[flow/config.mk]
export PLATFORM = sky130hd
export DESIGN_NAME = isc_cpu_top
export DESIGN_NICKNAME = isc_cpu_top
export VERILOG_FILES = /design/flow/design.v
export SDC_FILE = /design/flow/constraint.sdc
export NUM_CORES = 4
export LEC_CHECK = 0
export CAP_MARGIN = 10
export CORE_MARGIN = 2
export CORE_UTILIZATION = 72
export PLACE_DENSITY = 0.6
export SETUP_SLACK_MARGIN = 1.59
export SLEW_MARGIN = 20
[flow/constraint.sdc]
create_clock -name core_clock -period 19.2 [get_ports {clk_i}]
set_input_delay 3.8400 -clock core_clock [delete_from_list [all_inputs] [get_ports {clk_i}]]
set_output_delay 3.8400 -clock core_clock [all_outputs]
set_load 0.01 [all_outputs]
[flow/design.v]
module rom
(
     clk_i
    ,rst_i
    ,pc_i
    ,w_rom_data_i
    ,w_rom_addr_i
    ,en_w_rom_i
    ,inst_o
);
    input clk_i;
    input rst_i;
    input [15:0] pc_i;
    input [31:0] w_rom_data_i;
    input [15:0] w_rom_addr_i;
    input en_w_rom_i; 
    output reg [31:0] inst_o;
reg [31:0] ROM[31:0];
integer row;
always @(posedge clk_i) begin
    if (rst_i == 1'b1) begin
        inst_o <= 32'b00010001010000000000000000000000;
        for(row = 0; row <= 31; row = row + 1)
            ROM[row] <= 32'b00010001010000000000000000000000;
    end
    else if (en_w_rom_i == 1'b1) begin
        inst_o <= 32'b00010001000000000000000000000000;
        ROM[w_rom_addr_i[4:0]] <= w_rom_data_i;
    end
    else begin
        inst_o <= ROM[pc_i[4:0]];
    end
end
endmodule
module ram
(
     clk_i
    ,rst_i
    ,en_w_ram_i
    ,w_ram_data_i
    ,w_ram_addr_i
    ,r_ram_addr_i
    ,r_ram_data_o
);
    input clk_i;
    input rst_i;
    input en_w_ram_i;
    input [7:0] w_ram_data_i;
    input [15:0] w_ram_addr_i;
    input [15:0] r_ram_addr_i;
    output reg [7:0] r_ram_data_o;
reg [7:0] RAM[31:0];
integer row;
always @(posedge clk_i) begin
    if (rst_i == 1'b1) begin
        r_ram_data_o <= 0;
        for(row = 0; row <= 31; row = row + 1)
            RAM[row] <= 0;
    end
    else if (en_w_ram_i == 1'b1) begin
        r_ram_data_o <= 0;
        RAM[w_ram_addr_i[4:0]] <= w_ram_data_i;
    end
    else begin
        r_ram_data_o <= RAM[r_ram_addr_i[4:0]];
    end
end
endmodule
module register
(
     clk_i
    ,rst_i
    ,en_w_reg_i
    ,w_reg_data_1_i
    ,w_reg_data_2_i
    ,w_reg_addr_1_i
    ,w_reg_addr_2_i
    ,r_reg_addr_1_i
    ,r_reg_addr_2_i
    ,r_reg_addr_3_i
    ,r_reg_addr_4_i
    ,r_reg_data_1_o
    ,r_reg_data_2_o
    ,r_reg_data_3_o
    ,r_reg_data_4_o
    ,reg_watcher_o
);
    input clk_i;
    input rst_i;
    input en_w_reg_i;
    input [7:0] w_reg_data_1_i;
    input [7:0] w_reg_data_2_i;
    input [4:0] w_reg_addr_1_i;
    input [4:0] w_reg_addr_2_i;
    input [4:0] r_reg_addr_1_i;
    input [4:0] r_reg_addr_2_i;
    input [4:0] r_reg_addr_3_i;
    input [4:0] r_reg_addr_4_i;
    output reg [7:0] r_reg_data_1_o;
    output reg [7:0] r_reg_data_2_o;
    output reg [7:0] r_reg_data_3_o;
    output reg [7:0] r_reg_data_4_o;
    output wire [7:0] reg_watcher_o;
reg [7:0] REG[31:0];  
integer row;
always @(posedge clk_i) begin
    if (rst_i == 1'b1) begin
        r_reg_data_1_o <= 0;
        r_reg_data_2_o <= 0;
        r_reg_data_3_o <= 0;
        r_reg_data_4_o <= 0;
        for(row = 0; row <= 31; row = row + 1)
            REG[row] <= 0;
    end
    else if (en_w_reg_i == 1'b1) begin
        r_reg_data_1_o <= 0;
        r_reg_data_2_o <= 0;
        r_reg_data_3_o <= 0;
        r_reg_data_4_o <= 0;
        REG[w_reg_addr_1_i] <= w_reg_data_1_i;
        REG[w_reg_addr_2_i] <= w_reg_data_2_i;
    end
    else begin
        r_reg_data_1_o <= REG[r_reg_addr_1_i];
        r_reg_data_2_o <= REG[r_reg_addr_2_i];
        r_reg_data_3_o <= REG[r_reg_addr_3_i];
        r_reg_data_4_o <= REG[r_reg_addr_4_i];
    end
end
assign reg_watcher_o = REG[5'd22];
endmodule
module inst_mode
(
     clk_i
    ,rst_i
    ,mode_sel_i
    ,imm_inst_i
    ,rom_inst_i
    ,inst_o
);
    input clk_i;
    input rst_i;
    input mode_sel_i;
    input [31:0] imm_inst_i;
    input [31:0] rom_inst_i;
    output [31:0] inst_o;
reg [1:0] bubble_counter;
always @(posedge clk_i) begin
    if (rst_i == 1'b1) begin
        bubble_counter <= 0;
    end
    else if(mode_sel_i == 1'b1) begin
        if (bubble_counter == 3) begin
            bubble_counter <= 0;
        end
        else begin
            bubble_counter <= bubble_counter + 1;
        end
    end
    else begin
        bubble_counter <= 0;
    end
end
assign inst_o = (bubble_counter == 0)?((mode_sel_i)?rom_inst_i:imm_inst_i):32'b00010001000000000000000000000000;
endmodule
module decode
(
     inst_i
    ,alu_o
    ,pc_o
    ,reg_o
    ,imm_o
    ,mem_o
    ,reg_addr_1_o
    ,reg_addr_2_o
    ,reg_addr_3_o
    ,reg_addr_4_o
    ,ram_addr_o
    ,imm_data_1_o
    ,imm_data_2_o
    ,npu_ram_addr_o
    ,npu_w_reg_addr_o
);
    input [31:0] inst_i;
    output [7:0] alu_o;
    output [1:0] pc_o;
    output [1:0] reg_o;
    output imm_o;
    output mem_o;
    output [4:0] reg_addr_1_o;
    output [4:0] reg_addr_2_o;
    output [4:0] reg_addr_3_o;
    output [4:0] reg_addr_4_o;
    output [15:0] ram_addr_o;
    output [7:0] imm_data_1_o;
    output [7:0] imm_data_2_o;
    output [7:0] npu_ram_addr_o;
    output [4:0] npu_w_reg_addr_o;
function [4:0] reg_addr_1;
    input [31:0] inst_i;
    case(inst_i[19])
        1'b1: begin
            case(inst_i[31:24])
                8'b00000001: reg_addr_1 = inst_i[9:5];
                8'b00000010: reg_addr_1 = inst_i[9:5];
                8'b00000101: reg_addr_1 = inst_i[9:5];
                8'b00000110: reg_addr_1 = inst_i[9:5];
                8'b00000111: reg_addr_1 = inst_i[9:5];
                8'b00001000: reg_addr_1 = inst_i[9:5];
                8'b00001001: reg_addr_1 = inst_i[9:5];
                8'b00001010: reg_addr_1 = inst_i[9:5];
                default: reg_addr_1 = 8'b00000000;
            endcase
        end
        1'b0: begin
            case(inst_i[31:24])
                8'b00000001: reg_addr_1 = inst_i[17:13];
                8'b00000010: reg_addr_1 = inst_i[17:13];
                8'b00000011: reg_addr_1 = inst_i[17:13];
                8'b00000100: reg_addr_1 = inst_i[17:13];
                8'b00000101: reg_addr_1 = inst_i[17:13];
                8'b00000110: reg_addr_1 = inst_i[17:13];
                8'b00000111: reg_addr_1 = inst_i[17:13];
                8'b00001000: reg_addr_1 = inst_i[17:13];
                8'b00001001: reg_addr_1 = inst_i[17:13];
                8'b00001010: reg_addr_1 = inst_i[17:13];            
                8'b00001011: reg_addr_1 = inst_i[17:13];
                8'b00001101: reg_addr_1 = inst_i[17:13];
                8'b00001110: reg_addr_1 = inst_i[17:13];
                8'b00001111: reg_addr_1 = inst_i[17:13];
                8'b00010000: reg_addr_1 = inst_i[17:13];
                8'b00010001: reg_addr_1 = 8'b00000000;
                8'b00010010:  reg_addr_1 = 5'd27;
                default: reg_addr_1 = 8'b00000000;
            endcase
        end
        default: reg_addr_1 = 8'b00000000;
    endcase
endfunction
function [4:0] reg_addr_2;
    input [31:0] inst_i;
    case(inst_i[19])
        1'b1: begin
            case(inst_i[31:24])
                8'b00000001: reg_addr_2 = inst_i[4:0];
                8'b00000010: reg_addr_2 = inst_i[4:0];
                8'b00000101: reg_addr_2 = inst_i[4:0];
                8'b00000110: reg_addr_2 = inst_i[4:0];
                8'b00001000: reg_addr_2 = inst_i[4:0];
                8'b00001001: reg_addr_2 = inst_i[4:0];
                default: reg_addr_2 = 8'b00000000;
            endcase
        end
        1'b0: begin
            case(inst_i[31:24])
                8'b00000001: reg_addr_2 = inst_i[12:8];
                8'b00000010: reg_addr_2 = inst_i[12:8];
                8'b00000011: reg_addr_2 = inst_i[12:8];
                8'b00000100: reg_addr_2 = inst_i[12:8];
                8'b00000101: reg_addr_2 = inst_i[12:8];
                8'b00000110: reg_addr_2 = inst_i[12:8];
                8'b00000111: reg_addr_2 = inst_i[12:8];
                8'b00001000: reg_addr_2 = inst_i[12:8];
                8'b00001001: reg_addr_2 = inst_i[12:8];
                8'b00001010: reg_addr_2 = inst_i[12:8];            
                8'b00001011: reg_addr_2 = inst_i[12:8];
                8'b00001101: reg_addr_2 = inst_i[12:8];
                8'b00001110: reg_addr_2 = inst_i[12:8];
                8'b00001111: reg_addr_2 = inst_i[12:8];
                8'b00010000: reg_addr_2 = inst_i[12:8];
                8'b00010001: reg_addr_2 = 8'b00000000;
                default: reg_addr_2 = 8'b00000000;
            endcase
        end
        default: reg_addr_2 = 8'b00000000;
    endcase
endfunction
function [4:0] reg_addr_3;
    input [31:0] inst_i;
    case(inst_i[19])
        1'b1: begin
            case(inst_i[31:24])
                default: reg_addr_3 = 8'b00000000;
            endcase
        end
        1'b0: begin
            case(inst_i[31:24])
                8'b00000001: reg_addr_3 = inst_i[7:3];
                8'b00000010: reg_addr_3 = inst_i[7:3];
                8'b00000011: reg_addr_3 = inst_i[7:3];
                8'b00000100: reg_addr_3 = 5'd24;
                8'b00000101: reg_addr_3 = inst_i[7:3];
                8'b00000110: reg_addr_3 = inst_i[7:3];
                8'b00001000: reg_addr_3 = inst_i[7:3];
                8'b00001001: reg_addr_3 = inst_i[7:3];           
                8'b00001011: reg_addr_3 = inst_i[7:3];
                8'b00001110: reg_addr_3 = 5'd30;
                8'b00001111: reg_addr_3 = 5'd30;
                8'b00010000: reg_addr_3 = inst_i[7:3];
                8'b00010001: reg_addr_3 = 8'b00000000;
                default: reg_addr_3 = 8'b00000000;
            endcase
        end
        default: reg_addr_3 = 8'b00000000;
    endcase
endfunction
function [4:0] reg_addr_4;
    input [31:0] inst_i;
    case(inst_i[19])
        1'b1: begin
            case(inst_i[31:24])
                default: reg_addr_4 = 8'b00000000;
            endcase
        end
        1'b0: begin
            case(inst_i[31:24])
                8'b00000100: reg_addr_4 = 5'd23;
                8'b00001110: reg_addr_4 = 5'd29;
                8'b00001111: reg_addr_4 = 5'd29;
                8'b00010001: reg_addr_4 = 8'b00000000;
                default: reg_addr_4 = 8'b00000000;
            endcase
        end
        default: reg_addr_4 = 8'b00000000;
    endcase
endfunction
function [7:0] imm_data_1;
    input [31:0]inst_i;
    case(inst_i[19])
        1'b1: begin
            case(inst_i[31:24])
                8'b00000001: imm_data_1 = inst_i[17:10];
                8'b00000010: imm_data_1 = inst_i[17:10];
                8'b00000101: imm_data_1 = inst_i[17:10];
                8'b00000110: imm_data_1 = inst_i[17:10];
                8'b00000111: imm_data_1 = inst_i[17:10];
                8'b00001000: imm_data_1 = inst_i[17:10];
                8'b00001001: imm_data_1 = inst_i[17:10];
                8'b00001010: imm_data_1 = inst_i[17:10];
                8'b00001100: imm_data_1 = inst_i[17:10];
                default: imm_data_1 = 8'b00000000;
            endcase
        end
        1'b0: begin
            case(inst_i[31:24])
                default: imm_data_1 = 8'b00000000;
            endcase
        end
        default: imm_data_1 = 8'b00000000;
    endcase
endfunction
function [7:0] imm_data_2;
    input [31:0]inst_i;
    case(inst_i[19])
        1'b1: begin
            case(inst_i[31:24])
                8'b00001100: imm_data_2 = inst_i[9:2];
                default: imm_data_2 = 8'b00000000;
            endcase
        end
        1'b0: begin
            case(inst_i[31:24])
                default: imm_data_2 = 8'b00000000;
            endcase
        end
        default: imm_data_2 = 8'b00000000;
    endcase
endfunction
assign alu_o = inst_i[31:24];
assign pc_o = inst_i[23:22];
assign reg_o = inst_i[21:20];
assign imm_o = inst_i[19];
assign mem_o = inst_i[18];
assign reg_addr_1_o = reg_addr_1(inst_i);
assign reg_addr_2_o = reg_addr_2(inst_i);
assign reg_addr_3_o = reg_addr_3(inst_i);
assign reg_addr_4_o = reg_addr_4(inst_i);
assign ram_addr_o = (alu_o == 8'b00001100)?inst_i[17:2]:8'b00000000;
assign imm_data_1_o = imm_data_1(inst_i);
assign imm_data_2_o = imm_data_2(inst_i);
assign npu_ram_addr_o = inst_i[17:10];
assign npu_w_reg_addr_o = inst_i[9:5];
endmodule
module inst_buffer
(
     clk_i
    ,rst_i
    ,alu_i
    ,pc_i
    ,reg_i
    ,imm_i
    ,mem_i
    ,reg_addr_1_i
    ,reg_addr_2_i
    ,reg_addr_3_i
    ,reg_addr_4_i
    ,ram_addr_i
    ,imm_data_1_i
    ,imm_data_2_i
    ,npu_ram_addr_i
    ,npu_w_reg_addr_i
    ,alu_o
    ,pc_o
    ,reg_o
    ,imm_o
    ,mem_o
    ,reg_addr_1_o
    ,reg_addr_2_o
    ,reg_addr_3_o
    ,reg_addr_4_o
    ,ram_addr_o
    ,imm_data_1_o
    ,imm_data_2_o
    ,npu_ram_addr_o
    ,npu_w_reg_addr_o
);
    input clk_i;
    input rst_i;
    input [7:0] alu_i;
    input [1:0] pc_i;
    input [1:0] reg_i;
    input imm_i;
    input mem_i;
    input [4:0] reg_addr_1_i;
    input [4:0] reg_addr_2_i;
    input [4:0] reg_addr_3_i;
    input [4:0] reg_addr_4_i;
    input [15:0] ram_addr_i;
    input [7:0] imm_data_1_i;
    input [7:0] imm_data_2_i;
    input [7:0] npu_ram_addr_i;
    input [4:0] npu_w_reg_addr_i;
    output reg [7:0] alu_o;
    output reg [1:0] pc_o;
    output reg [1:0] reg_o;
    output reg imm_o;
    output reg mem_o;
    output reg [4:0] reg_addr_1_o;
    output reg [4:0] reg_addr_2_o;
    output reg [4:0] reg_addr_3_o;
    output reg [4:0] reg_addr_4_o;
    output reg [15:0] ram_addr_o;
    output reg [7:0] imm_data_1_o;
    output reg [7:0] imm_data_2_o;
    output reg [7:0] npu_ram_addr_o;
    output reg [4:0] npu_w_reg_addr_o;
always @(posedge clk_i) begin
    if (rst_i == 1'b1) begin
        alu_o <= 0;
        pc_o <= 0;
        reg_o <= 0;
        imm_o <= 0;
        mem_o <= 0;
        reg_addr_1_o <= 0;
        reg_addr_2_o <= 0;
        reg_addr_3_o <= 0;
        reg_addr_4_o <= 0;
        ram_addr_o <= 0;
        npu_ram_addr_o <= 0;
        npu_w_reg_addr_o <= 0;
    end
    else begin
        alu_o <= alu_i;
        pc_o <= pc_i;
        reg_o <= reg_i;
        imm_o <= imm_i;
        mem_o <= mem_i;
        reg_addr_1_o <= reg_addr_1_i;
        reg_addr_2_o <= reg_addr_2_i;
        reg_addr_3_o <= reg_addr_3_i;
        reg_addr_4_o <= reg_addr_4_i;
        ram_addr_o <= ram_addr_i;
        imm_data_1_o <= imm_data_1_i;
        imm_data_2_o <= imm_data_2_i;
        npu_ram_addr_o <= npu_ram_addr_i;
        npu_w_reg_addr_o <= npu_w_reg_addr_i;
    end
end
endmodule
module alu
(
     clk_i
    ,rst_i
    ,mode_sel_i
    ,alu_i
    ,pc_i
    ,reg_i
    ,imm_i
    ,mem_i
    ,reg_addr_1_i
    ,reg_addr_2_i
    ,reg_addr_3_i
    ,reg_addr_4_i
    ,ram_addr_i
    ,imm_data_1_i
    ,imm_data_2_i
    ,r_ram_data_i
    ,r_reg_data_1_i
    ,r_reg_data_2_i
    ,r_reg_data_3_i
    ,r_reg_data_4_i
    ,r_pc_data_i
    ,en_w_reg_o
    ,en_w_ram_o
    ,w_ram_data_o
    ,w_ram_addr_o
    ,w_reg_data_1_o
    ,w_reg_data_2_o
    ,w_reg_addr_1_o
    ,w_reg_addr_2_o
    ,w_pc_data_o
);
    input clk_i;
    input rst_i;
    input mode_sel_i;
    input [7:0] alu_i;
    input [1:0] pc_i;
    input [1:0] reg_i;
    input imm_i;
    input mem_i;
    input [4:0] reg_addr_1_i;
    input [4:0] reg_addr_2_i;
    input [4:0] reg_addr_3_i;
    input [4:0] reg_addr_4_i;
    input [15:0] ram_addr_i;
    input [7:0] imm_data_1_i;
    input [7:0] imm_data_2_i;
    input [7:0] r_ram_data_i;
    input [7:0] r_reg_data_1_i;
    input [7:0] r_reg_data_2_i;
    input [7:0] r_reg_data_3_i;
    input [7:0] r_reg_data_4_i;
    input [15:0] r_pc_data_i;
    output reg en_w_reg_o;
    output reg en_w_ram_o;
    output reg [7:0] w_ram_data_o;
    output reg [15:0] w_ram_addr_o;
    output reg [7:0] w_reg_data_1_o;
    output reg [7:0] w_reg_data_2_o;
    output reg [4:0] w_reg_addr_1_o;
    output reg [4:0] w_reg_addr_2_o;
    output reg [15:0] w_pc_data_o;
wire [15:0] mul_imm_rslt;
wire [15:0] mul_reg_rslt;
wire [15:0] div_rslt;
assign mul_imm_rslt = r_reg_data_1_i * imm_data_1_i;
assign mul_reg_rslt = r_reg_data_1_i * r_reg_data_2_i;
assign div_rslt = ({r_reg_data_1_i, r_reg_data_2_i} == 16'd0) ? 16'hFFFF :
                  {r_reg_data_3_i, r_reg_data_4_i}/{r_reg_data_1_i, r_reg_data_2_i};
always @(posedge clk_i) begin
    if (rst_i == 1'b1) begin
        en_w_reg_o <= 0;
        en_w_ram_o <= 0;
        w_ram_data_o <= 0;
        w_ram_addr_o <= 0;
        w_reg_data_1_o <= 0;
        w_reg_data_2_o <= 0;
        w_reg_addr_1_o <= 0;
        w_reg_addr_2_o <= 0;
        w_pc_data_o <= 0;
    end
    else begin
        case(alu_i)
            8'b00000001: begin
                if (imm_i == 1'b1) begin
                    if (imm_data_1_i[7] == 1 && r_reg_data_1_i[7] == 1) begin
                        w_reg_addr_1_o <= reg_addr_2_i;
                        w_reg_addr_2_o <= 5'd26;
                        w_reg_data_1_o <= imm_data_1_i + r_reg_data_1_i;
                        w_reg_data_2_o <= 8'b11111111;
                    end
                    else begin
                        w_reg_addr_1_o <= reg_addr_2_i;
                        w_reg_addr_2_o <= 5'd26;
                        w_reg_data_1_o <= imm_data_1_i + r_reg_data_1_i;
                        w_reg_data_2_o <= 8'b00000000;
                    end
                end
                else begin
                    if (r_reg_data_2_i[7] == 1 && r_reg_data_1_i[7] == 1) begin
                        w_reg_addr_1_o <= reg_addr_3_i;
                        w_reg_addr_2_o <= 5'd26;
                        w_reg_data_1_o <= r_reg_data_2_i + r_reg_data_1_i;
                        w_reg_data_2_o <= 8'b11111111;
                    end
                    else begin
                        w_reg_addr_1_o <= reg_addr_3_i;
                        w_reg_addr_2_o <= 5'd26;
                        w_reg_data_1_o <= r_reg_data_2_i + r_reg_data_1_i;
                        w_reg_data_2_o <= 8'b00000000;
                    end
                end
                en_w_reg_o <= 1;
                en_w_ram_o <= 0;
                w_ram_data_o <= 0;
                w_ram_addr_o <= 0;
                if (mode_sel_i == 1'b0) begin
                    w_pc_data_o <= r_pc_data_i;
                end
                else begin
                    if (r_pc_data_i >= 31) begin
                        w_pc_data_o <= 0;
                    end
                    else begin
                        w_pc_data_o <= r_pc_data_i + 1;
                    end
                end
            end
            8'b00000010: begin
                if (imm_i == 1'b1) begin
                    w_reg_addr_1_o <= reg_addr_2_i;
                    w_reg_addr_2_o <= 5'd25;
                    w_reg_data_1_o <= r_reg_data_1_i - imm_data_1_i;
                    if (imm_data_1_i <= r_reg_data_1_i) begin
                        w_reg_data_2_o <= 8'b00000000;
                    end
                    else begin
                        w_reg_data_2_o <= 8'b11111111;
                    end
                end
                else begin
                    w_reg_addr_1_o <= reg_addr_3_i;
                    w_reg_addr_2_o <= 5'd25;
                    w_reg_data_1_o <= r_reg_data_1_i - r_reg_data_2_i;
                    if (r_reg_data_2_i <= r_reg_data_1_i) begin
                        w_reg_data_2_o <= 8'b00000000;
                    end
                    else begin
                        w_reg_data_2_o <= 8'b11111111;
                    end
                end
                en_w_reg_o <= 1;
                en_w_ram_o <= 0;
                w_ram_data_o <= 0;
                w_ram_addr_o <= 0;
                if (mode_sel_i == 1'b0) begin
                    w_pc_data_o <= r_pc_data_i;
                end
                else begin
                    if (r_pc_data_i >= 31) begin
                        w_pc_data_o <= 0;
                    end
                    else begin
                        w_pc_data_o <= r_pc_data_i + 1;
                    end
                end
            end
            8'b00000011: begin
                if (imm_i == 1'b1) begin
                    w_reg_addr_1_o <= 5'd24;
                    w_reg_addr_2_o <= 5'd23;
                    w_reg_data_1_o <= mul_imm_rslt[15:8];
                    w_reg_data_2_o <= mul_imm_rslt[7:0];
                end
                else begin
                    w_reg_addr_1_o <= 5'd24;
                    w_reg_addr_2_o <= 5'd23;
                    w_reg_data_1_o <= mul_reg_rslt[15:8];
                    w_reg_data_2_o <= mul_reg_rslt[7:0];
                end
                en_w_reg_o <= 1;
                en_w_ram_o <= 0;
                w_ram_data_o <= 0;
                w_ram_addr_o <= 0;
                if (mode_sel_i == 1'b0) begin
                    w_pc_data_o <= r_pc_data_i;
                end
                else begin
                    if (r_pc_data_i >= 31) begin
                        w_pc_data_o <= 0;
                    end
                    else begin
                        w_pc_data_o <= r_pc_data_i + 1;
                    end
                end
            end
            8'b00000100: begin
                if (imm_i == 1'b1) begin
                    en_w_reg_o <= 0;
                    en_w_ram_o <= 0;
                    w_ram_data_o <= 0;
                    w_ram_addr_o <= 0;
                    w_reg_data_1_o <= 0;
                    w_reg_data_2_o <= 0;
                    w_reg_addr_1_o <= 0;
                    w_reg_addr_2_o <= 0;
                end
                else begin
                    w_reg_addr_1_o <= 5'd24;
                    w_reg_addr_2_o <= 5'd23;
                    w_reg_data_1_o <= div_rslt[15:8];
                    w_reg_data_2_o <= div_rslt[7:0];
                end
                en_w_reg_o <= 1;
                en_w_ram_o <= 0;
                w_ram_data_o <= 0;
                w_ram_addr_o <= 0;
                if (mode_sel_i == 1'b0) begin
                    w_pc_data_o <= r_pc_data_i;
                end
                else begin
                    if (r_pc_data_i >= 31) begin
                        w_pc_data_o <= 0;
                    end
                    else begin
                        w_pc_data_o <= r_pc_data_i + 1;
                    end
                end
            end
            8'b00000101: begin
                if (imm_i == 1'b1) begin
                    w_reg_addr_1_o <= reg_addr_2_i;
                    w_reg_data_1_o <= imm_data_1_i & r_reg_data_1_i;
                end
                else begin
                    w_reg_addr_1_o <= reg_addr_3_i;
                    w_reg_data_1_o <= r_reg_data_2_i & r_reg_data_1_i;
                end
                w_reg_addr_2_o <= 5'd0;
                w_reg_data_2_o <= 8'b00000000;
                en_w_reg_o <= 1;
                en_w_ram_o <= 0;
                w_ram_data_o <= 0;
                w_ram_addr_o <= 0;
                if (mode_sel_i == 1'b0) begin
                    w_pc_data_o <= r_pc_data_i;
                end
                else begin
                    if (r_pc_data_i >= 31) begin
                        w_pc_data_o <= 0;
                    end
                    else begin
                        w_pc_data_o <= r_pc_data_i + 1;
                    end
                end
            end
            8'b00000110: begin
                if (imm_i == 1'b1) begin
                    w_reg_addr_1_o <= reg_addr_2_i;
                    w_reg_data_1_o <= imm_data_1_i | r_reg_data_1_i;
                end
                else begin
                    w_reg_addr_1_o <= reg_addr_3_i;
                    w_reg_data_1_o <= r_reg_data_2_i | r_reg_data_1_i;
                end
                w_reg_addr_2_o <= 5'd0;
                w_reg_data_2_o <= 8'b00000000;
                en_w_reg_o <= 1;
                en_w_ram_o <= 0;
                w_ram_data_o <= 0;
                w_ram_addr_o <= 0;
                if (mode_sel_i == 1'b0) begin
                    w_pc_data_o <= r_pc_data_i;
                end
                else begin
                    if (r_pc_data_i >= 31) begin
                        w_pc_data_o <= 0;
                    end
                    else begin
                        w_pc_data_o <= r_pc_data_i + 1;
                    end
                end
            end
            8'b00000111: begin
                if (imm_i == 1'b1) begin
                    w_reg_addr_1_o <= reg_addr_1_i;
                    w_reg_data_1_o <= ~ imm_data_1_i;
                end
                else begin
                    w_reg_addr_1_o <= reg_addr_2_i;
                    w_reg_data_1_o <= ~ r_reg_data_1_i;
                end
                w_reg_addr_2_o <= 5'd0;
                w_reg_data_2_o <= 8'b00000000;
                en_w_reg_o <= 1;
                en_w_ram_o <= 0;
                w_ram_data_o <= 0;
                w_ram_addr_o <= 0;
                if (mode_sel_i == 1'b0) begin
                    w_pc_data_o <= r_pc_data_i;
                end
                else begin
                    if (r_pc_data_i >= 31) begin
                        w_pc_data_o <= 0;
                    end
                    else begin
                        w_pc_data_o <= r_pc_data_i + 1;
                    end
                end
            end
            8'b00001000: begin
                if (imm_i == 1'b1) begin
                    w_reg_addr_1_o <= reg_addr_2_i;
                    w_reg_data_1_o <= r_reg_data_1_i >> imm_data_1_i;
                end
                else begin
                    w_reg_addr_1_o <= reg_addr_3_i;
                    w_reg_data_1_o <= r_reg_data_1_i >> r_reg_data_2_i;
                end
                w_reg_addr_2_o <= 5'd0;
                w_reg_data_2_o <= 8'b00000000;
                en_w_reg_o <= 1;
                en_w_ram_o <= 0;
                w_ram_data_o <= 0;
                w_ram_addr_o <= 0;
                if (mode_sel_i == 1'b0) begin
                    w_pc_data_o <= r_pc_data_i;
                end
                else begin
                    if (r_pc_data_i >= 31) begin
                        w_pc_data_o <= 0;
                    end
                    else begin
                        w_pc_data_o <= r_pc_data_i + 1;
                    end
                end
            end
            8'b00001001: begin
                if (imm_i == 1'b1) begin
                    w_reg_addr_1_o <= reg_addr_2_i;
                    w_reg_data_1_o <= r_reg_data_1_i << imm_data_1_i;
                end
                else begin
                    w_reg_addr_1_o <= reg_addr_3_i;
                    w_reg_data_1_o <= r_reg_data_1_i << r_reg_data_2_i;
                end
                w_reg_addr_2_o <= 5'd0;
                w_reg_data_2_o <= 8'b00000000;
                en_w_reg_o <= 1;
                en_w_ram_o <= 0;
                w_ram_data_o <= 0;
                w_ram_addr_o <= 0;
                if (mode_sel_i == 1'b0) begin
                    w_pc_data_o <= r_pc_data_i;
                end
                else begin
                    if (r_pc_data_i >= 31) begin
                        w_pc_data_o <= 0;
                    end
                    else begin
                        w_pc_data_o <= r_pc_data_i + 1;
                    end
                end
            end
            8'b00001010: begin
                if (imm_i == 1'b1) begin
                    w_reg_addr_1_o <= reg_addr_1_i;
                    w_reg_data_1_o <= imm_data_1_i;
                end
                else begin
                    w_reg_addr_1_o <= reg_addr_2_i;
                    w_reg_data_1_o <= r_reg_data_1_i;
                end
                w_reg_addr_2_o <= 5'd0;
                w_reg_data_2_o <= 8'b00000000;
                en_w_reg_o <= 1;
                en_w_ram_o <= 0;
                w_ram_data_o <= 0;
                w_ram_addr_o <= 0;
                if (mode_sel_i == 1'b0) begin
                    w_pc_data_o <= r_pc_data_i;
                end
                else begin
                    if (r_pc_data_i >= 31) begin
                        w_pc_data_o <= 0;
                    end
                    else begin
                        w_pc_data_o <= r_pc_data_i + 1;
                    end
                end
            end
            8'b00001011: begin
                if (imm_i == 1'b1) begin
                    en_w_reg_o <= 0;
                    en_w_ram_o <= 0;
                    w_ram_data_o <= 0;
                    w_ram_addr_o <= 0;
                    w_reg_data_1_o <= 0;
                    w_reg_data_2_o <= 0;
                    w_reg_addr_1_o <= 0;
                    w_reg_addr_2_o <= 0;
                end
                else begin
                    w_reg_addr_1_o <= 5'd0;
                    w_reg_data_1_o <= 8'b00000000;
                    w_reg_addr_2_o <= 5'd0;
                    w_reg_data_2_o <= 8'b00000000;
                    en_w_reg_o <= 0;
                    en_w_ram_o <= 1;
                    w_ram_data_o <= r_reg_data_1_i;
                    w_ram_addr_o <= {r_reg_data_2_i,r_reg_data_3_i};
                end
                if (mode_sel_i == 1'b0) begin
                    w_pc_data_o <= r_pc_data_i;
                end
                else begin
                    if (r_pc_data_i >= 31) begin
                        w_pc_data_o <= 0;
                    end
                    else begin
                        w_pc_data_o <= r_pc_data_i + 1;
                    end
                end
            end
            8'b00001100: begin
                if (imm_i == 1'b1) begin
                    en_w_reg_o <= 1;
                    en_w_ram_o <= 0;
                    w_ram_data_o <= 0;
                    w_ram_addr_o <= 0;
                    w_reg_data_1_o <= r_ram_data_i;
                    w_reg_data_2_o <= 5'd0;
                    w_reg_addr_1_o <= 5'd28;
                    w_reg_addr_2_o <= 8'b00000000;
                end
                else begin
                    en_w_reg_o <= 0;
                    en_w_ram_o <= 0;
                    w_ram_data_o <= 0;
                    w_ram_addr_o <= 0;
                    w_reg_data_1_o <= 0;
                    w_reg_data_2_o <= 0;
                    w_reg_addr_1_o <= 0;
                    w_reg_addr_2_o <= 0;
                end
                if (mode_sel_i == 1'b0) begin
                    w_pc_data_o <= r_pc_data_i;
                end
                else begin
                    if (r_pc_data_i >= 31) begin
                        w_pc_data_o <= 0;
                    end
                    else begin
                        w_pc_data_o <= r_pc_data_i + 1;
                    end
                end
            end
            8'b00001101: begin
                if (imm_i == 1'b1) begin
                    en_w_reg_o <= 0;
                    en_w_ram_o <= 0;
                    w_ram_data_o <= 0;
                    w_ram_addr_o <= 0;
                    w_reg_data_1_o <= 0;
                    w_reg_data_2_o <= 0;
                    w_reg_addr_1_o <= 0;
                    w_reg_addr_2_o <= 0;
                    w_pc_data_o <= r_pc_data_i + 1;
                end
                else begin
                    w_pc_data_o <= {r_reg_data_1_i,r_reg_data_2_i};
                end
            end
            8'b00001110: begin
                if (imm_i == 1'b1) begin
                    en_w_reg_o <= 0;
                    en_w_ram_o <= 0;
                    w_ram_data_o <= 0;
                    w_ram_addr_o <= 0;
                    w_reg_data_1_o <= 0;
                    w_reg_data_2_o <= 0;
                    w_reg_addr_1_o <= 0;
                    w_reg_addr_2_o <= 0;
                    w_pc_data_o <= r_pc_data_i + 1;
                end
                else begin
                    if (r_reg_data_1_i == r_reg_data_2_i) begin
                        w_pc_data_o <= {r_reg_data_3_i,r_reg_data_4_i};
                    end
                    else begin
                        w_pc_data_o <= r_pc_data_i + 1;
                    end
                end
            end
            8'b00001111: begin
                if (imm_i == 1'b1) begin
                    en_w_reg_o <= 0;
                    en_w_ram_o <= 0;
                    w_ram_data_o <= 0;
                    w_ram_addr_o <= 0;
                    w_reg_data_1_o <= 0;
                    w_reg_data_2_o <= 0;
                    w_reg_addr_1_o <= 0;
                    w_reg_addr_2_o <= 0;
                    w_pc_data_o <= r_pc_data_i + 1;
                end
                else begin
                    if (r_reg_data_1_i != r_reg_data_2_i) begin
                        w_pc_data_o <= {r_reg_data_3_i,r_reg_data_4_i};
                    end
                    else begin
                        w_pc_data_o <= r_pc_data_i + 1;
                    end
                end
            end
            8'b00010000: begin
                if (imm_i == 1'b1) begin
                    en_w_reg_o <= 0;
                    w_reg_data_1_o <= 0;
                    w_reg_data_2_o <= 0;
                    w_reg_addr_1_o <= 0;
                    w_reg_addr_2_o <= 0;
                end
                else begin
                    en_w_reg_o <= 1;
                    w_reg_data_1_o <= (r_reg_data_1_i > r_reg_data_2_i)?r_reg_data_1_i:r_reg_data_2_i;
                    w_reg_data_2_o <= (r_reg_data_1_i > r_reg_data_2_i)?8'b11111111:8'b00000000;
                    w_reg_addr_1_o <= r_reg_data_3_i;
                    w_reg_addr_2_o <= 5'd31;
                end
                en_w_ram_o <= 0;
                w_ram_data_o <= 0;
                w_ram_addr_o <= 0;
                if (mode_sel_i == 1'b0) begin
                    w_pc_data_o <= r_pc_data_i;
                end
                else begin
                    if (r_pc_data_i >= 31) begin
                        w_pc_data_o <= 0;
                    end
                    else begin
                        w_pc_data_o <= r_pc_data_i + 1;
                    end
                end
            end
            8'b00010001: begin
                en_w_ram_o <= 0;
                en_w_reg_o <= 0;
                w_ram_data_o <= 0;
                w_ram_addr_o <= 0;
                w_reg_data_1_o <= 0;
                w_reg_data_2_o <= 0;
                w_reg_addr_1_o <= 0;
                w_reg_addr_2_o <= 0;
                if (pc_i == 2'b00 || pc_i == 2'b11 || mode_sel_i == 1'b0) begin
                    w_pc_data_o <= r_pc_data_i;
                end
                else begin
                    if (r_pc_data_i >= 31) begin
                        w_pc_data_o <= 0;
                    end
                    else begin
                        w_pc_data_o <= r_pc_data_i + 1;
                    end
                end
            end
            8'b00010010: begin  
                if (imm_i == 1'b1) begin
                    en_w_reg_o <= 0;
                    en_w_ram_o <= 0;
                    w_ram_data_o <= 0;
                    w_ram_addr_o <= 0;
                    w_reg_data_1_o <= 0;
                    w_reg_data_2_o <= 0;
                    w_reg_addr_1_o <= 0;
                    w_reg_addr_2_o <= 0;
                    if (mode_sel_i == 1'b0) begin
                        w_pc_data_o <= r_pc_data_i;
                    end
                    else begin
                        if (r_pc_data_i >= 31) begin
                            w_pc_data_o <= 0;
                        end
                        else begin
                            w_pc_data_o <= r_pc_data_i + 1;
                        end
                    end
                end
                else begin
                    en_w_reg_o <= 0;
                    en_w_ram_o <= 0;
                    w_ram_data_o <= 0;
                    w_ram_addr_o <= 0;
                    w_reg_data_1_o <= 0;
                    w_reg_data_2_o <= 0;
                    w_reg_addr_1_o <= 0;
                    w_reg_addr_2_o <= 0;
                    if (mode_sel_i == 1'b0) begin
                        w_pc_data_o <= r_pc_data_i;
                    end
                    else begin
                        if (r_pc_data_i >= 31) begin
                            w_pc_data_o <= 0;
                        end
                        else begin
                            w_pc_data_o <= r_pc_data_i + 1;
                        end
                    end
                end
            end
            default: begin
                en_w_ram_o <= 0;
                en_w_reg_o <= 0;
                w_ram_data_o <= 0;
                w_ram_addr_o <= 0;
                w_reg_data_1_o <= 0;
                w_reg_data_2_o <= 0;
                w_reg_addr_1_o <= 0;
                w_reg_addr_2_o <= 0;
                if (mode_sel_i == 1'b0) begin
                    w_pc_data_o <= r_pc_data_i;
                end
                else begin
                    if (r_pc_data_i >= 31) begin
                        w_pc_data_o <= 0;
                    end
                    else begin
                        w_pc_data_o <= r_pc_data_i + 1;
                    end
                end
            end
        endcase
    end
end
endmodule
module isc_cpu_top
(
     clk_i
    ,rst_i
    ,rst_rom_i
    ,mode_sel_i
    ,en_w_rom_i
    ,w_rom_addr_i
    ,w_rom_data_i
    ,instruction_i
    ,reg_watcher_o
    ,pc_o
    ,wb_en_o
    ,wb_addr_1_o
    ,wb_data_1_o
    ,wb_addr_2_o
    ,wb_data_2_o
);
    input clk_i;
    input rst_i;
    input rst_rom_i;
    input mode_sel_i;
    input en_w_rom_i;
    input [15:0] w_rom_addr_i;
    input [31:0] w_rom_data_i;
    input [31:0] instruction_i;
    output [7:0] reg_watcher_o;
    output [15:0] pc_o;
    output wb_en_o;
    output [4:0] wb_addr_1_o;
    output [7:0] wb_data_1_o;
    output [4:0] wb_addr_2_o;
    output [7:0] wb_data_2_o;
wire [15:0] pc_s30;
wire [1:0] pc_sgin_s12;
wire [1:0] pc_sgin_s23;
wire [31:0] rom_inst_s12;
wire [31:0] inst_s12;
wire [7:0] alu_s12;
wire [1:0] reg_s12;
wire imm_s12;
wire mem_s12;
wire [4:0] r_reg_addr_1_s12;
wire [4:0] r_reg_addr_2_s12;
wire [4:0] r_reg_addr_3_s12;
wire [4:0] r_reg_addr_4_s12;
wire [15:0] r_ram_addr_s12;
wire [7:0] imm_data_1_s12;
wire [7:0] imm_data_2_s12;
wire [7:0] npu_ram_addr_s12;
wire [4:0] npu_w_reg_addr_s12;
wire [7:0] alu_s23;
wire [1:0] reg_s23;
wire imm_s23;
wire mem_s23;
wire [4:0] r_reg_addr_1_s23;
wire [4:0] r_reg_addr_2_s23;
wire [4:0] r_reg_addr_3_s23;
wire [4:0] r_reg_addr_4_s23;
wire [15:0] r_ram_addr_s23;
wire [7:0] imm_data_1_s23;
wire [7:0] imm_data_2_s23;
wire [7:0] npu_ram_addr_s23;
wire [4:0] npu_w_reg_addr_s23;
wire [7:0] r_reg_data_1;
wire [7:0] r_reg_data_2;
wire [7:0] r_reg_data_3;
wire [7:0] r_reg_data_4;
wire [7:0] r_ram_data;
wire en_w_reg;
wire en_w_ram;
wire [7:0] w_ram_data;
wire [15:0] w_ram_addr;
wire [7:0] w_reg_data_1;
wire [7:0] w_reg_data_2;
wire [4:0] w_reg_addr_1;
wire [4:0] w_reg_addr_2;
rom rom(
     .clk_i(clk_i)
    ,.rst_i(rst_rom_i)
    ,.pc_i(pc_s30)
    ,.w_rom_data_i(w_rom_data_i)
    ,.w_rom_addr_i(w_rom_addr_i)
    ,.en_w_rom_i(en_w_rom_i)
    ,.inst_o(rom_inst_s12)
);
inst_mode inst_mode(
     .clk_i(clk_i)
    ,.rst_i(rst_i)
    ,.mode_sel_i(mode_sel_i)
    ,.imm_inst_i(instruction_i)
    ,.rom_inst_i(rom_inst_s12)
    ,.inst_o(inst_s12)
);
decode decode(
     .inst_i(inst_s12)
    ,.alu_o(alu_s12)
    ,.pc_o(pc_sgin_s12)
    ,.reg_o(reg_s12)
    ,.imm_o(imm_s12)
    ,.mem_o(mem_s12)
    ,.reg_addr_1_o(r_reg_addr_1_s12)
    ,.reg_addr_2_o(r_reg_addr_2_s12)
    ,.reg_addr_3_o(r_reg_addr_3_s12)
    ,.reg_addr_4_o(r_reg_addr_4_s12)
    ,.ram_addr_o(r_ram_addr_s12)
    ,.imm_data_1_o(imm_data_1_s12)
    ,.imm_data_2_o(imm_data_2_s12)
    ,.npu_ram_addr_o(npu_ram_addr_s12)
    ,.npu_w_reg_addr_o(npu_w_reg_addr_s12)
);
ram ram(
     .clk_i(clk_i)
    ,.rst_i(rst_i)
    ,.en_w_ram_i(en_w_ram)
    ,.w_ram_data_i(w_ram_data)
    ,.w_ram_addr_i(w_ram_addr)
    ,.r_ram_addr_i(r_ram_addr_s12)
    ,.r_ram_data_o(r_ram_data)
);
register register(
     .clk_i(clk_i)
    ,.rst_i(rst_i)
    ,.en_w_reg_i(en_w_reg)
    ,.w_reg_data_1_i(w_reg_data_1)
    ,.w_reg_data_2_i(w_reg_data_2)
    ,.w_reg_addr_1_i(w_reg_addr_1)
    ,.w_reg_addr_2_i(w_reg_addr_2)
    ,.r_reg_addr_1_i(r_reg_addr_1_s12)
    ,.r_reg_addr_2_i(r_reg_addr_2_s12)
    ,.r_reg_addr_3_i(r_reg_addr_3_s12)
    ,.r_reg_addr_4_i(r_reg_addr_4_s12)
    ,.r_reg_data_1_o(r_reg_data_1)
    ,.r_reg_data_2_o(r_reg_data_2)
    ,.r_reg_data_3_o(r_reg_data_3)
    ,.r_reg_data_4_o(r_reg_data_4)
    ,.reg_watcher_o(reg_watcher_o)
);
inst_buffer inst_buffer(
     .clk_i(clk_i)
    ,.rst_i(rst_i)
    ,.alu_i(alu_s12)
    ,.pc_i(pc_sgin_s12)
    ,.reg_i(reg_s12)
    ,.imm_i(imm_s12)
    ,.mem_i(mem_s12)
    ,.reg_addr_1_i(r_reg_addr_1_s12)
    ,.reg_addr_2_i(r_reg_addr_2_s12)
    ,.reg_addr_3_i(r_reg_addr_3_s12)
    ,.reg_addr_4_i(r_reg_addr_4_s12)
    ,.ram_addr_i(r_ram_addr_s12)
    ,.imm_data_1_i(imm_data_1_s12)
    ,.imm_data_2_i(imm_data_2_s12)
    ,.npu_ram_addr_i(npu_ram_addr_s12)
    ,.npu_w_reg_addr_i(npu_w_reg_addr_s12)
    ,.alu_o(alu_s23)
    ,.pc_o(pc_sgin_s23)
    ,.reg_o(reg_s23)
    ,.imm_o(imm_s23)
    ,.mem_o(mem_s23)
    ,.reg_addr_1_o(r_reg_addr_1_s23)
    ,.reg_addr_2_o(r_reg_addr_2_s23)
    ,.reg_addr_3_o(r_reg_addr_3_s23)
    ,.reg_addr_4_o(r_reg_addr_4_s23)
    ,.ram_addr_o(r_ram_addr_s23)
    ,.imm_data_1_o(imm_data_1_s23)
    ,.imm_data_2_o(imm_data_2_s23)
    ,.npu_ram_addr_o(npu_ram_addr_s23)
    ,.npu_w_reg_addr_o(npu_w_reg_addr_s23)
);
alu alu(
     .clk_i(clk_i)
    ,.rst_i(rst_i)
    ,.mode_sel_i(mode_sel_i)
    ,.alu_i(alu_s23)
    ,.pc_i(pc_sgin_s23)
    ,.reg_i(reg_s23)
    ,.imm_i(imm_s23)
    ,.mem_i(mem_s23)
    ,.reg_addr_1_i(r_reg_addr_1_s23)
    ,.reg_addr_2_i(r_reg_addr_2_s23)
    ,.reg_addr_3_i(r_reg_addr_3_s23)
    ,.reg_addr_4_i(r_reg_addr_4_s23)
    ,.ram_addr_i(r_ram_addr_s23)
    ,.imm_data_1_i(imm_data_1_s23)
    ,.imm_data_2_i(imm_data_2_s23)
    ,.r_ram_data_i(r_ram_data)
    ,.r_reg_data_1_i(r_reg_data_1)
    ,.r_reg_data_2_i(r_reg_data_2)
    ,.r_reg_data_3_i(r_reg_data_3)
    ,.r_reg_data_4_i(r_reg_data_4)
    ,.r_pc_data_i(pc_s30)
    ,.en_w_reg_o(en_w_reg)
    ,.en_w_ram_o(en_w_ram)
    ,.w_ram_data_o(w_ram_data)
    ,.w_ram_addr_o(w_ram_addr)
    ,.w_reg_data_1_o(w_reg_data_1)
    ,.w_reg_data_2_o(w_reg_data_2)
    ,.w_reg_addr_1_o(w_reg_addr_1)
    ,.w_reg_addr_2_o(w_reg_addr_2)
    ,.w_pc_data_o(pc_s30)
);
assign pc_o = pc_s30;
assign wb_en_o = en_w_reg;
assign wb_addr_1_o = w_reg_addr_1;
assign wb_data_1_o = w_reg_data_1;
assign wb_addr_2_o = w_reg_addr_2;
assign wb_data_2_o = w_reg_data_2;
endmodule
[flow/run.sh]
#!/bin/bash
# the make line also repeats each setting of config.mk as NAME=value (left out here)
make -C /OpenROAD-flow-scripts/flow DESIGN_CONFIG=/design/flow/config.mk WORK_HOME=/design/flow/orfs CLKGATE_MAP_FILE= finish
==> results of run 1 <==
per-layer routing:
| layer | routed length (µm) | share of wire | vias up | global-route usage |
|---|---|---|---|---|
| met5 | 477 | 0.0014 | - | 0.0181 |
| met4 | 35300 | 0.10 | 20 | 0.414 |
| met3 | 52500 | 0.15 | 2414 | 0.180 |
| met2 | 148000 | 0.43 | 8249 | 0.766 |
| met1 | 105000 | 0.31 | 35800 | 0.613 |
| li1 | - | - | 30000 | - |
area by class of cell:
cell class,count,area (µm²),share of cell area
Sequential cell,1607,46700,0.446
Multi-Input combinational cell,5438,43800,0.418
Timing Repair Buffer,775,6100,0.0582
Clock buffer,208,4310,0.0411
Tap cell,1662,2080,0.0198
Clock inverter,85,997,0.00952
Inverter,192,734,0.00701
Antenna cell,15,37.5,0.000358
per-stage QoR:
| step | instances | setup WS (ps) |
|---|---|---|
| final | 9982 | -4680 |
| after global routing | 9973 | -5830 |
| after CTS | 9942 | -4350 |
| after detailed placement | 9586 | -5410 |
| after global placement | 9586 | -4930 |
| after floorplan | 7887 | -4770 |
repair_timing:
action,4_1_cts,5_1_grt
cloned,1,0
pin swaps,110,60
setup endpoints to repair,4,5
resized,128,66
buffers inserted,62,24
==> reports/qor.yml, run 1 <==
global_routing:
  grt_max_degree: 130
  grt_pass1_vias: 75200
  globalRouteOverflowTotal: 0
  grt_pass1_wl_um: 493000
  grt_usage: 0.516
  antenna_found_initial: 19
critical_path:
  startpoint_type: "flop"
  cp_max_fo: 8
  cp.buffers_inverters: 9
  slowest_delay_ps: 520
  crit_cells: 119
  cpMostUsedCell: "ha_4"
  ff2ff_path_depth: 119
  critPathLaunch: "register.r_reg_data_1_o[0]$_SDFF_PP0_"
  critPathKind: "reg -> reg"
  cp-end-kind: "flop"
  r2r-start: "register.r_reg_data_1_o[0]$_SDFF_PP0_"
  arrival_ps: 24530
  worstSetupEndpoint: "alu.w_reg_data_2_o[0]$_SDFFE_PP0P_"
  required_ps: 19840
  slowest_stage: "or4b_4"
  cp_top_family: "AND-OR/OR-AND gates"
  rr_endpoint: "alu.w_reg_data_2_o[0]$_SDFFE_PP0P_"
  r2r_slack_ps: -4680
synth:
  syn_inst: 7887
  fa_ha_area_frac: 0.0516
  yosysMostFrequentCell: "edfxtp_1"
  yosysUniqueCellTypes: 90
  largest_area_cell: "edfxtp_1"
  yosysWarnings: 7
  mux_share: 0.126
  top_logic_kind: "simple AND/OR/NAND/NOR gates"
  topCellsByArea: "edfxtp_1 (47%), and2_1 (7.6%), mux4_2 (7.2%)"
  yosys.stat.seqShare: 0.506
  xor_share: 0.0104
  ys.flops: 1607
  yosysTopAreaCellShare: 0.472
  common_cells: "edfxtp_1 (1448), and2_1 (1114), nand2_1 (576)"
  ys_chip_area_um2: 92200
  syn_area_um2: 92200
  synth-edff-count: 1448
  compound_area_frac: 0.107
  synth.avg_cell_area_um2: 11.7
  ys_cells: 7887
  syn_nets: 8307
  flop_cell: "edfxtp_1"
  simple_gate_share: 0.163
  synthArstFlopShare: 0
floorplan:
  fp_util: 0.724
  rows: 131
  coreArea_um2: 127000
  ios: 136
  chip_area_um2: 131000
  die_x_um: 362
  die_h_um: 362
run:
  tool_warnings: 83
  drv_cap: 0
timing:
  fmax_mhz: 41.9
  finClkSkew_ps: 54.5
  fin_crit_sh: 1.24
  hold_ws_ps: 461
  rsz0062_at_grt: "yes"
  min_period_ps: 23880
  hold_viol_final: 0
  tns_ps: -10140
  slew-limit-headroom: 0.116
  worst_slack_ps: -4680
  worst_slew_pin_slew_ps: 1320
  setup_viol: 3
  slew_violations: 0
clock_tree:
  cts_tree: "done"
  root_buffer: "clkbuf_16"
  h-tree-depth: 4
  clock-sinks: 1607
  clk_pin_slew_worst_paths_ps: 60
  clk_latency_ps: 860
  cts_hold_buf: 0
  cts_made_buffers: 160
  clockBufferDepth: 3
layout:
  syn_to_final_growth_pct: 13.7
  fin_area_um2: 105000
  fillers: 6466
  fin_nets: 8594
  final_util: 0.823
drt:
  detail-route-antenna-nets: 0
  drc: 0
  wl_per_cell_um: 34.2
  drt_iter0_drc: 14600
  vias: 76500
  viasPerCell: 7.66
  drtPass1Iterations: 12
  wl_um: 341000
hold_path:
  hold_depth: 2
  holdCritStartpoint: "alu.w_reg_data_1_o[7]$_SDFFE_PP0P_"
  hold_path_class: "reg -> reg"
  holdPathEnd: "alu.w_reg_data_1_o[7]$_SDFFE_PP0P_"
place:
  port_buffers: 118
  dpl-instance-area_um2: 97900
  dpl.hpwl_um: 199000
  gp_congestion: 1.08
status:
  so.violations: "setup timing"
  status: "finished with violations"
==> inputs of run 2 (changes only) <==
ABC_AREA = 1   (was not set)
CAP_MARGIN = 30   (was 10)
CORE_UTILIZATION = 40   (was 72)
CTS_CLUSTER_DIAMETER = 59   (was not set)
CTS_CLUSTER_SIZE = 58   (was not set)
MIN_ROUTING_LAYER = met1   (was not set)
SETUP_SLACK_MARGIN = not set   (was 1.59)
clock period = 30.9 ns   (was 19.2 ns; I/O delays follow)
==> reports/qor.yml, run 2 <==
status:
  status: "no timing/DRC/antenna violations"
synth:
  mux_share: 0.000667
  flop_cell: "edfxtp_1"
  synth-edff-count: 1448
  yosysTopAreaCellShare: 0.483
  synth.avg_cell_area_um2: 8.81
  top_logic_kind: "simple AND/OR/NAND/NOR gates"
  compound_area_frac: 0.168
  ys_chip_area_um2: 90000
  ys_cells: 10200
  syn_area_um2: 90000
  syn_inst: 10200
  yosysUniqueCellTypes: 69
  common_cells: "nor2_1 (2033), edfxtp_1 (1448), nand2_1 (1431)"
  syn_nets: 10600
  xor_share: 0.00759
  fa_ha_area_frac: 0.0528
  yosysWarnings: 7
  largest_area_cell: "edfxtp_1"
  synthArstFlopShare: 0
  simple_gate_share: 0.185
  yosys.stat.seqShare: 0.518
  topCellsByArea: "edfxtp_1 (48%), nor2_1 (8.5%), nand2_1 (6.0%)"
  ys.flops: 1607
  yosysMostFrequentCell: "nor2_1"
layout:
  fin_cells: 13100
  fin_nets: 10400
  syn_to_final_growth_pct: 10.4
timing:
  rsz0062_at_grt: "no"
  worst_slew_pin_slew_ps: 1180
  worst_slack_ps: 3140
  tns_ps: 0
  hold_ws_ps: 462
  setup_viol: 0
  finClkSkew_ps: 46.6
  fmax_mhz: 36.0
  min_period_ps: 27760
  slew_violations: 0
  fin_crit_sh: 0.899
  hold_viol_final: 0
  slew-limit-headroom: 0.210
clock_tree:
  clockBufferDepth: 3
  root_buffer: "clkbuf_16"
  clk_latency_ps: 850
  clock-sinks: 1607
  h-tree-depth: 4
  clk_pin_slew_worst_paths_ps: 90
  cts_made_buffers: 134
  cts_hold_buf: 0
  cts_tree: "done"
floorplan:
  chip_area_um2: 229000
  rows: 174
  coreArea_um2: 224000
  fp_util: 0.402
  ios: 136
  die_h_um: 478
  die_x_um: 478
drt:
  viasPerCell: 6.01
  drtPass1Iterations: 7
  wl_um: 336000
  vias: 78700
  drc: 0
  detail-route-antenna-nets: 0
  drt_iter0_drc: 10700
  wl_per_cell_um: 25.6
place:
  gp_congestion: 0.993
  dp_slack_ps: 2280
  port_buffers: 118
  dp.cells: 12800
  dpl.hpwl_um: 219000
critical_path:
  r2r-start: "register.r_reg_data_1_o[7]$_SDFF_PP0_"
  cpMostUsedCell: "nand2_1"
  cp_max_fo: 14
  rr_endpoint: "alu.w_reg_data_2_o[0]$_SDFFE_PP0P_"
  required_ps: 31610
  ff2ff_path_depth: 194
  slowest_stage: "dfxtp_1"
  cp-end-kind: "flop"
  worstSetupEndpoint: "alu.w_reg_data_2_o[0]$_SDFFE_PP0P_"
  startpoint_type: "flop"
  critPathKind: "reg -> reg"
  crit_cells: 194
  arrival_ps: 28470
  cp_top_family: "simple AND/OR/NAND/NOR gates"
  slowest_delay_ps: 550
  cp.buffers_inverters: 26
  critPathLaunch: "register.r_reg_data_1_o[7]$_SDFF_PP0_"
  r2r_slack_ps: 3140
global_routing:
  grt_max_degree: 142
  globalRouteOverflowTotal: 0
  grt_pass1_vias: 73800
  antenna_found_initial: 12
  grt_usage: 0.284
  grt_pass1_wl_um: 488000
hold_path:
  hold_depth: 1
  hold_path_class: "reg -> reg"
  holdCritStartpoint: "inst_mode.bubble_counter[0]$_SDFF_PP0_"
  holdPathEnd: "inst_mode.bubble_counter[0]$_SDFF_PP0_"
run:
  drv_cap: 0
  tool_warnings: 76
-- run 2: metal layers --
| layer | up-vias | wire [µm] | track usage |
|---|---|---|---|
| li1 | 35300 | - | - |
| met1 | 38200 | 133000 | 0.383 |
| met4 | 8 | 18800 | 0.141 |
| met3 | 747 | 37400 | 0.0667 |
| met2 | 4445 | 146000 | 0.428 |
| met5 | - | 76 | 0.00126 |
-- run 2: final cells by class --
| type | count | area [µm²] |
|---|---|---|
| fill | 21700 | 125000 |
| sequential | 1607 | 46700 |
| multi-input combinational | 7041 | 37500 |
| tap | 2992 | 3740 |
| clock buffer | 142 | 3470 |
| timing repair buffer | 380 | 3430 |
| inverter | 832 | 3160 |
| clock inverter | 108 | 1420 |
| antenna | 3 | 7.51 |
-- run 2: stage by stage --
stage / instance area, µm² / util
2_1_floorplan: 90000 / -
3_3_place_gp: 93900 / 0.419
3_5_place_dp: 94300 / 0.421
4_1_cts: 99200 / 0.442
5_1_grt: 99400 / 0.443
6_report: 99400 / 0.443
-- run 2: repair_timing --
item                                   in CTS  in global routing
setup buffers                               0                 12
setup endpoints to repair                   0                  1
gates resized                               0                 15
endpoints found under the hold margin       0                  0
==> inputs of run 3 (changes only) <==
ABC_AREA = not set   (was 1)
CAP_MARGIN = 20   (was 30)
CORE_UTILIZATION = 70   (was 40)
CTS_CLUSTER_DIAMETER = not set   (was 59)
CTS_CLUSTER_SIZE = 14   (was 58)
MIN_ROUTING_LAYER = not set   (was met1)
clock period = 22.4 ns   (was 30.9 ns; I/O delays follow)
==> reports/qor.yml, run 3 <==
synth:
  yosys.stat.seqShare: 0.506
  yosysMostFrequentCell: "edfxtp_1"
  largest_area_cell: "edfxtp_1"
  compound_area_frac: 0.107
  mux_share: 0.126
  topCellsByArea: "edfxtp_1 (47%), and2_1 (7.6%), mux4_2 (7.2%)"
  synth.avg_cell_area_um2: 11.7
  syn_inst: 7887
  syn_area_um2: 92200
  simple_gate_share: 0.163
  ys.flops: 1607
  syn_nets: 8307
  fa_ha_area_frac: 0.0516
  xor_share: 0.0104
  flop_cell: "edfxtp_1"
  synth-edff-count: 1448
  ys_cells: 7887
  top_logic_kind: "simple AND/OR/NAND/NOR gates"
  ys_chip_area_um2: 92200
  common_cells: "edfxtp_1 (1448), and2_1 (1114), nand2_1 (576)"
  synthArstFlopShare: 0
  yosysWarnings: 7
  yosysUniqueCellTypes: 90
  yosysTopAreaCellShare: 0.472
critical_path:
  cp-end-kind: "flop"
  arrival_ps: 25190
  startpoint_type: "flop"
  critPathLaunch: "register.r_reg_data_1_o[5]$_SDFF_PP0_"
  critPathKind: "reg -> reg"
  cp_max_fo: 8
  crit_cells: 123
  rr_endpoint: "alu.w_reg_data_2_o[0]$_SDFFE_PP0P_"
  required_ps: 23080
  slowest_delay_ps: 540
  ff2ff_path_depth: 123
  r2r-start: "register.r_reg_data_1_o[5]$_SDFF_PP0_"
  cp_top_family: "AND-OR/OR-AND gates"
  r2r_slack_ps: -2100
  cp.buffers_inverters: 14
  slowest_stage: "or4_4"
  worstSetupEndpoint: "alu.w_reg_data_2_o[0]$_SDFFE_PP0P_"
clock_tree:
  cts_tree: "done"
  clock-sinks: 1607
  clockBufferDepth: 3
  clk_latency_ps: 840
  h-tree-depth: 4
  root_buffer: "clkbuf_16"
  clk_pin_slew_worst_paths_ps: 70
  cts_made_buffers: 161
timing:
  finClkSkew_ps: 39.6
  worst_slew_pin_slew_ps: 1230
  setup_viol: 2
  hold_ws_ps: 476
  fin_crit_sh: 1.09
  rsz0062_at_grt: "yes"
  tns_ps: -2740
  min_period_ps: 24500
  worst_slack_ps: -2100
  fmax_mhz: 40.8
  hold_viol_final: 0
  slew_violations: 0
  slew-limit-headroom: 0.175
place:
  gp_congestion: 1.05
  port_buffers: 118
  dpl.hpwl_um: 189000
global_routing:
  antenna_found_initial: 15
  grt_usage: 0.448
  grt_pass1_vias: 71500
  grt_pass1_wl_um: 446000
  globalRouteOverflowTotal: 0
  grt_max_degree: 130
layout:
  final_util: 0.805
  regArea_um2: 46700
  logic_area_um2: 44200
  fillers: 7541
  syn_to_final_growth_pct: 14.5
  fin_nets: 8635
drt:
  drtPass1Iterations: 9
  detail-route-antenna-nets: 0
  wl_per_cell_um: 30.5
  vias: 72200
  drt_iter0_drc: 10400
  wl_um: 308000
  viasPerCell: 7.14
  drc: 0
hold_path:
  hold_depth: 1
  holdPathEnd: "inst_mode.bubble_counter[0]$_SDFF_PP0_"
  holdCritStartpoint: "inst_mode.bubble_counter[0]$_SDFF_PP0_"
  hold_path_class: "reg -> reg"
run:
  tool_warnings: 83
  drv_cap: 0
status:
  status: "finished with violations"
  so.violations: "setup timing"
floorplan:
  ios: 136
  chip_area_um2: 135000
  fp_util: 0.703
  die_x_um: 367
  rows: 133
  coreArea_um2: 131000
  die_h_um: 367
[run 3: routing by layer]
metal / GRT usage / up-vias / share of wire
met4: 0.299 / 14 / 0.080
met1: 0.544 / 35100 / 0.33
met5: 0 / - / 0.00030
met3: 0.125 / 1439 / 0.13
li1: - / 30100 / -
met2: 0.706 / 5569 / 0.46
[run 3: metrics by stage]
stage / instances / setup slack, ps / cell area, µm²
2_1_floorplan: 7887 / -1570 / 92800
3_3_place_gp: 9684 / -2880 / 98100
3_5_place_dp: 9686 / -3180 / 98100
4_1_cts: 10100 / -1670 / 105000
5_1_grt: 10100 / -3010 / 105000
6_report: 10100 / -2100 / 106000
[run 3: timing repair]
item	in CTS	in global routing
setup endpoints to repair	2	3
buffers inserted	80	44
gates resized	122	134
gates cloned	0	0
pin swaps	133	119
endpoints found under the hold margin	0	0
hold buffers	0	0
[run 3: layout make-up]
type                    count  share of cell area
well taps                1755              0.0208
repair buffers            815              0.0611
multi-input cells        5438               0.419
flip-flops and latches   1607               0.443
clock inverters            99             0.00897
diodes                      7            0.000166
clock buffers             198              0.0405
inverters                 192             0.00696
==> inputs of run 4 (changes only) <==
CORE_UTILIZATION = 59   (was 70)
CTS_CLUSTER_SIZE = not set   (was 14)
PLACE_DENSITY = not set   (was 0.6)
clock period = 19.8 ns   (was 22.4 ns; I/O delays follow)
==> reports/qor.yml, run 4 <==
synth:
  synthArstFlopShare: 0
  yosysTopAreaCellShare: 0.472
  ys_cells: 7887
  fa_ha_area_frac: 0.0516
  yosysMostFrequentCell: "edfxtp_1"
  syn_area_um2: 92200
  ys_chip_area_um2: 92200
  topCellsByArea: "edfxtp_1 (47%), and2_1 (7.6%), mux4_2 (7.2%)"
  yosysWarnings: 7
  syn_nets: 8307
  largest_area_cell: "edfxtp_1"
  syn_inst: 7887
  flop_cell: "edfxtp_1"
  common_cells: "edfxtp_1 (1448), and2_1 (1114), nand2_1 (576)"
  compound_area_frac: 0.107
  ys.flops: 1607
  yosysUniqueCellTypes: 90
  simple_gate_share: 0.163
  synth-edff-count: 1448
  top_logic_kind: "simple AND/OR/NAND/NOR gates"
  mux_share: 0.126
  xor_share: 0.0104
  synth.avg_cell_area_um2: 11.7
  yosys.stat.seqShare: 0.506
global_routing:
  met2_usage: 0.610
  grt_max_degree: 130
  grt_usage: 0.389
  globalRouteOverflowTotal: 0
  antenna_found_initial: 24
  grt_pass1_wl_um: 451000
  gr-usage-met1: 0.513
  busiest_layer: "met2"
  use_met3: 0.0979
  grt_pass1_vias: 67200
hold_path:
  hold_depth: 1
  hold_path_class: "reg -> reg"
  holdCritStartpoint: "inst_mode.bubble_counter[0]$_SDFF_PP0_"
  holdPathEnd: "inst_mode.bubble_counter[0]$_SDFF_PP0_"
timing:
  rsz0062_at_grt: "yes"
  slew_violations: 0
  fmax_mhz: 41.9
  fin_crit_sh: 1.21
  min_period_ps: 23860
  finClkSkew_ps: 64.4
  hold_viol_final: 0
  slew-limit-headroom: 0.162
  worst_slew_pin_slew_ps: 1260
  setup_viol: 3
  worst_slack_ps: -4060
clock_tree:
  clk_pin_slew_worst_paths_ps: 60
  cts_tree: "done"
  root_buffer: "clkbuf_16"
  clock-sinks: 1607
  h-tree-depth: 4
  cts_hold_buf: 0
  clockBufferDepth: 3
  clk_latency_ps: 850
  cts_made_buffers: 168
status:
  status: "finished with violations"
  so.violations: "setup timing"
place:
  port_buffers: 118
  dpl-instance-area_um2: 98700
  gp_congestion: 0.998
  dp.cells: 10000
  dpl.hpwl_um: 202000
critical_path:
  required_ps: 20470
  arrival_ps: 24530
  r2r-start: "register.r_reg_data_1_o[0]$_SDFF_PP0_"
  cp_top_family: "AND-OR/OR-AND gates"
  r2r_slack_ps: -4060
  startpoint_type: "flop"
  cp-end-kind: "flop"
  crit_cells: 127
  cp.buffers_inverters: 23
  cp_max_fo: 6
  worstSetupEndpoint: "alu.w_reg_data_2_o[0]$_SDFFE_PP0P_"
  critPathKind: "reg -> reg"
  slowest_stage: "or4b_4"
  slowest_delay_ps: 530
  critPathLaunch: "register.r_reg_data_1_o[0]$_SDFF_PP0_"
  ff2ff_path_depth: 127
  cpMostUsedCell: "buf_4"
  rr_endpoint: "alu.w_reg_data_2_o[0]$_SDFFE_PP0P_"
layout:
  fin_area_um2: 106000
  fin_nets: 8663
  syn_to_final_growth_pct: 15.0
  fillers: 11400
  fin_cells: 10400
floorplan:
  fp_util: 0.592
  chip_area_um2: 159000
  die_x_um: 399
  rows: 145
  die_h_um: 399
  coreArea_um2: 156000
  ios: 136
drt:
  detail-route-antenna-nets: 0
  wl_per_cell_um: 30.1
  wl_um: 314000
  vias: 69600
  drtPass1Iterations: 8
  viasPerCell: 6.66
  drt_iter0_drc: 8500
  drc: 0
run:
  drv_cap: 0
  tool_warnings: 87
[run 4: per-layer routing]
metal  wire length [µm]  vias up  share of wire
met5                 99        -        0.00031
met4              17100       16          0.054
met3              33800      855           0.11
met2             144000     4199           0.46
met1             119000    34400           0.38
li1                   -    30100              -
[run 4: stage by stage]
stage / TNS, ps / hold WS (ps) / utilization / worst slack (ps)
4_1_cts: -7420 / 461 / 0.676 / -3730
2_1_floorplan: -7980 / 428 / - / -4170
3_3_place_gp: -9740 / 438 / 0.634 / -4730
6_report: -8440 / 461 / 0.681 / -4060
3_5_place_dp: -11290 / 452 / 0.634 / -5240
5_1_grt: -11610 / 483 / 0.681 / -5240
[run 4: layout make-up]
cell class | instances | area, µm² | area share
diodes | 8 | 20.0 | 0.000189
clock buffers | 217 | 4520 | 0.0427
clock inverters | 89 | 928 | 0.00876
inverters | 192 | 734 | 0.00693
multi-input cells | 5438 | 43800 | 0.414
flip-flops and latches | 1607 | 46700 | 0.441
well taps | 2058 | 2570 | 0.0243
repair buffers | 836 | 6610 | 0.0624
[run 4: timing repair]
item / in CTS / in global routing
setup buffers: 81 / 32
pin swaps: 106 / 76
cloned: 1 / 0
setup endpoints to repair: 3 / 4
gates resized: 119 / 87
